==> inputs of 06-01 <==
==> flow/design.v <==
`timescale 1ns / 100ps
module Cordic(clk,rst,phase_step,xin,yin,xout,yout);
parameter IN_WIDTH	= 16; 
parameter EXTRA_BITS	= 6; 
localparam WI			= IN_WIDTH;
localparam WXY			= IN_WIDTH+EXTRA_BITS; 
localparam STG			= WXY; 
input clk;
input rst; 
input signed  [31:0]    phase_step; 
input signed  [WI-1:0]  xin,yin;
output signed [WXY-1:0] xout,yout;
wire signed [31:0] atan_table [0:31];
                 assign atan_table[00] = 32'b0010_0000_0000_0000_0000_0000_0000_0000;
						assign atan_table[01] = 32'b0001_0010_1110_0100_0000_0101_0001_1110;
						assign atan_table[02] = 32'b0000_1001_1111_1011_0011_1000_0101_1011;
						assign atan_table[03] = 32'b0000_0101_0001_0001_0001_0001_1101_0100;
						assign atan_table[04] = 32'b0000_0010_1000_1011_0000_1101_0100_0011;
						assign atan_table[05] = 32'b0000_0001_0100_0101_1101_0111_1110_0001;
						assign atan_table[06] = 32'b0000_0000_1010_0010_1111_0110_0001_1110;
						assign atan_table[07] = 32'b0000_0000_0101_0001_0111_1100_0101_0101;
						assign atan_table[08] = 32'b0000_0000_0010_1000_1011_1110_0101_0011;
						assign atan_table[09] = 32'b0000_0000_0001_0100_0101_1111_0010_1111;
						assign atan_table[10] = 32'b0000_0000_0000_1010_0010_1111_1001_1000;
						assign atan_table[11] = 32'b0000_0000_0000_0101_0001_0111_1100_1100;
						assign atan_table[12] = 32'b0000_0000_0000_0010_1000_1011_1110_0110;
						assign atan_table[13] = 32'b0000_0000_0000_0001_0100_0101_1111_0011;
						assign atan_table[14] = 32'b0000_0000_0000_0000_1010_0010_1111_1010;
						assign atan_table[15] = 32'b0000_0000_0000_0000_0101_0001_0111_1101;
						assign atan_table[16] = 32'b0000_0000_0000_0000_0010_1000_1011_1110;
						assign atan_table[17] = 32'b0000_0000_0000_0000_0001_0100_0101_1111;
						assign atan_table[18] = 32'b0000_0000_0000_0000_0000_1010_0011_0000;
						assign atan_table[19] = 32'b0000_0000_0000_0000_0000_0101_0001_1000;
						assign atan_table[20] = 32'b0000_0000_0000_0000_0000_0010_1000_1100;
						assign atan_table[21] = 32'b0000_0000_0000_0000_0000_0001_0100_0110;
						assign atan_table[22] = 32'b0000_0000_0000_0000_0000_0000_1010_0011;
						assign atan_table[23] = 32'b0000_0000_0000_0000_0000_0000_0101_0001;
						assign atan_table[24] = 32'b0000_0000_0000_0000_0000_0000_0010_1001;
						assign atan_table[25] = 32'b0000_0000_0000_0000_0000_0000_0001_0100;
						assign atan_table[26] = 32'b0000_0000_0000_0000_0000_0000_0000_1010;
						assign atan_table[27] = 32'b0000_0000_0000_0000_0000_0000_0000_0101;
						assign atan_table[28] = 32'b0000_0000_0000_0000_0000_0000_0000_0011;
						assign atan_table[29] = 32'b0000_0000_0000_0000_0000_0000_0000_0010;
						assign atan_table[30] = 32'b0000_0000_0000_0000_0000_0000_0000_0001;
						assign atan_table[31] = 32'b0000_0000_0000_0000_0000_0000_0000_0000;
reg signed [WXY-1:0] X [0:STG-1];
reg signed [WXY-1:0] Y [0:STG-1];
reg signed [31:0]    Z [0:STG-1]; 
reg [31:0] phase_acc;
wire [1:0]  quadrant = phase_acc [31:30]; 
wire signed [WI-1:0] nxin,nyin;
assign nxin = -xin;
assign nyin = -yin;
always @(posedge clk)
	begin
		case(quadrant)
			2'b00,2'b11: 
				begin  
					X[0] <= {xin[WI-1],xin}<<{EXTRA_BITS-1};
					Y[0] <= {yin[WI-1],yin}<<{EXTRA_BITS-1};
					Z[0] <= phase_acc ;
				end
			2'b01:
				begin
					X[0] <= {nyin[WI-1],nyin}<<{EXTRA_BITS-1};
					Y[0] <= {xin[WI-1],xin}<<{EXTRA_BITS-1};
					Z[0] <= {2'b00,phase_acc[29:0]}; 
				end
			2'b10:
				begin
					X[0] <= {yin[WI-1],yin}<<{EXTRA_BITS-1};
					Y[0] <= {nxin[WI-1],nxin}<<{EXTRA_BITS-1};
					Z[0] <= {2'b11,phase_acc[29:0]};
				end
			default:;
		endcase
		if(rst) phase_acc<=32'd0; else phase_acc<=phase_acc+phase_step;
	end
genvar i;
generate
	for(i=0;i<(STG-1);i=i+1)
	begin:ITERATION
	wire z_sign;
	wire signed [WXY-1:0] x_shr,y_shr;
	assign x_shr=X[i]>>>i;
	assign y_shr=Y[i]>>>i;
	assign z_sign=Z[i][31];
	always @ (posedge clk)
			begin
				X[i+1] <= z_sign?(X[i]+y_shr):(X[i]-y_shr);
				Y[i+1] <= z_sign?(Y[i]-x_shr):(Y[i]+x_shr);
				Z[i+1] <= z_sign?(Z[i]+atan_table[i]):(Z[i]-atan_table[i]);
				end
	end
endgenerate
assign xout	=	X[STG-1];
assign yout	=	Y[STG-1];
endmodule
==> flow/run.sh <==
#!/bin/bash
# the make line also repeats each setting of config.mk as NAME=value (left out here)
make -C /OpenROAD-flow-scripts/flow DESIGN_CONFIG=/design/flow/config.mk WORK_HOME=/design/flow/orfs CLKGATE_MAP_FILE= finish
==> flow/config.mk <==
export PLATFORM = sky130hd
export DESIGN_NAME = Cordic
export DESIGN_NICKNAME = Cordic
export VERILOG_FILES = /design/flow/design.v
export SDC_FILE = /design/flow/constraint.sdc
export NUM_CORES = 4
export LEC_CHECK = 0
export CAP_MARGIN = 0
export CORE_MARGIN = 2
export CORE_UTILIZATION = 70
export CTS_CLUSTER_DIAMETER = 42
export SETUP_SLACK_MARGIN = 0.35
export SLEW_MARGIN = 5
==> flow/constraint.sdc <==
create_clock -name core_clock -period 3.66 [get_ports {clk}]
set_input_delay 0.7320 -clock core_clock [delete_from_list [all_inputs] [get_ports {clk}]]
set_output_delay 0.7320 -clock core_clock [all_outputs]
set_load 0.01 [all_outputs]
==> inputs of 04-03, as changes to 06-01 <==
- CAP_MARGIN: 0 -> 40
- CORE_UTILIZATION: 70 -> 72
- CTS_CLUSTER_DIAMETER: 42 -> 362
- SETUP_SLACK_MARGIN: 0.35 -> -0.33
- SLEW_MARGIN: 5 -> 20
==> flow/constraint.sdc (replaced) <==
create_clock -name core_clock -period 3.26 [get_ports {clk}]
set_input_delay 0.6520 -clock core_clock [delete_from_list [all_inputs] [get_ports {clk}]]
set_output_delay 0.6520 -clock core_clock [all_outputs]
set_load 0.01 [all_outputs]
==> qor summary <==
metric                                                                                                   06-01                       04-03
Endpoint of the worst hold path                                                               Z[17][0]$_DFF_P_             Z[1][2]$_DFF_P_
Proportion of cell area spent on the clock network                                                       5.72%                       4.45%
Timing endpoint of the critical path                                                         X[21][17]$_DFF_P_           X[19][21]$_DFF_P_
Total length of routed met3 wires                                                                     26600 um                    26600 um
Worst slew margin                                                                                       -6.85%                       40.0%
Max incr delay on CP                                                                                   1.21 ns                     0.40 ns
Number of antenna violations at the first check in global routing                                           11                          13
Run status                                                                          complete, but fails checks  complete, but fails checks
Reasons for failing layout checks                                  capacitance limit, slew limit, setup timing                setup timing
Worst clock skew on the final layout                                                                 0.0490 ns                   0.0356 ns
Number of standard-cell rows in the floorplan                                                              145                         143
Total negative slack                                                                                  -4.41 ns                   -54.28 ns
Area of the core region                                                                             0.156 mm^2                  0.152 mm^2
Final WS setup                                                                                       -0.688 ns                   -0.523 ns
Non-clock buffers                                                                                          851                        1816
HPWL after DPL                                                                                       220000 um                   237000 um
Post-placement cell count                                                                                14.9k                       16.2k
Amount of wire on met2 after detailed routing                                                        166000 um                   168000 um
FF-to-FF setup slack                                                                                  -0.69 ns                    -0.52 ns
Standard cell area after detailed placement                                                         0.117 mm^2                  0.126 mm^2
Tapcells                                                                                                  2058                        2030
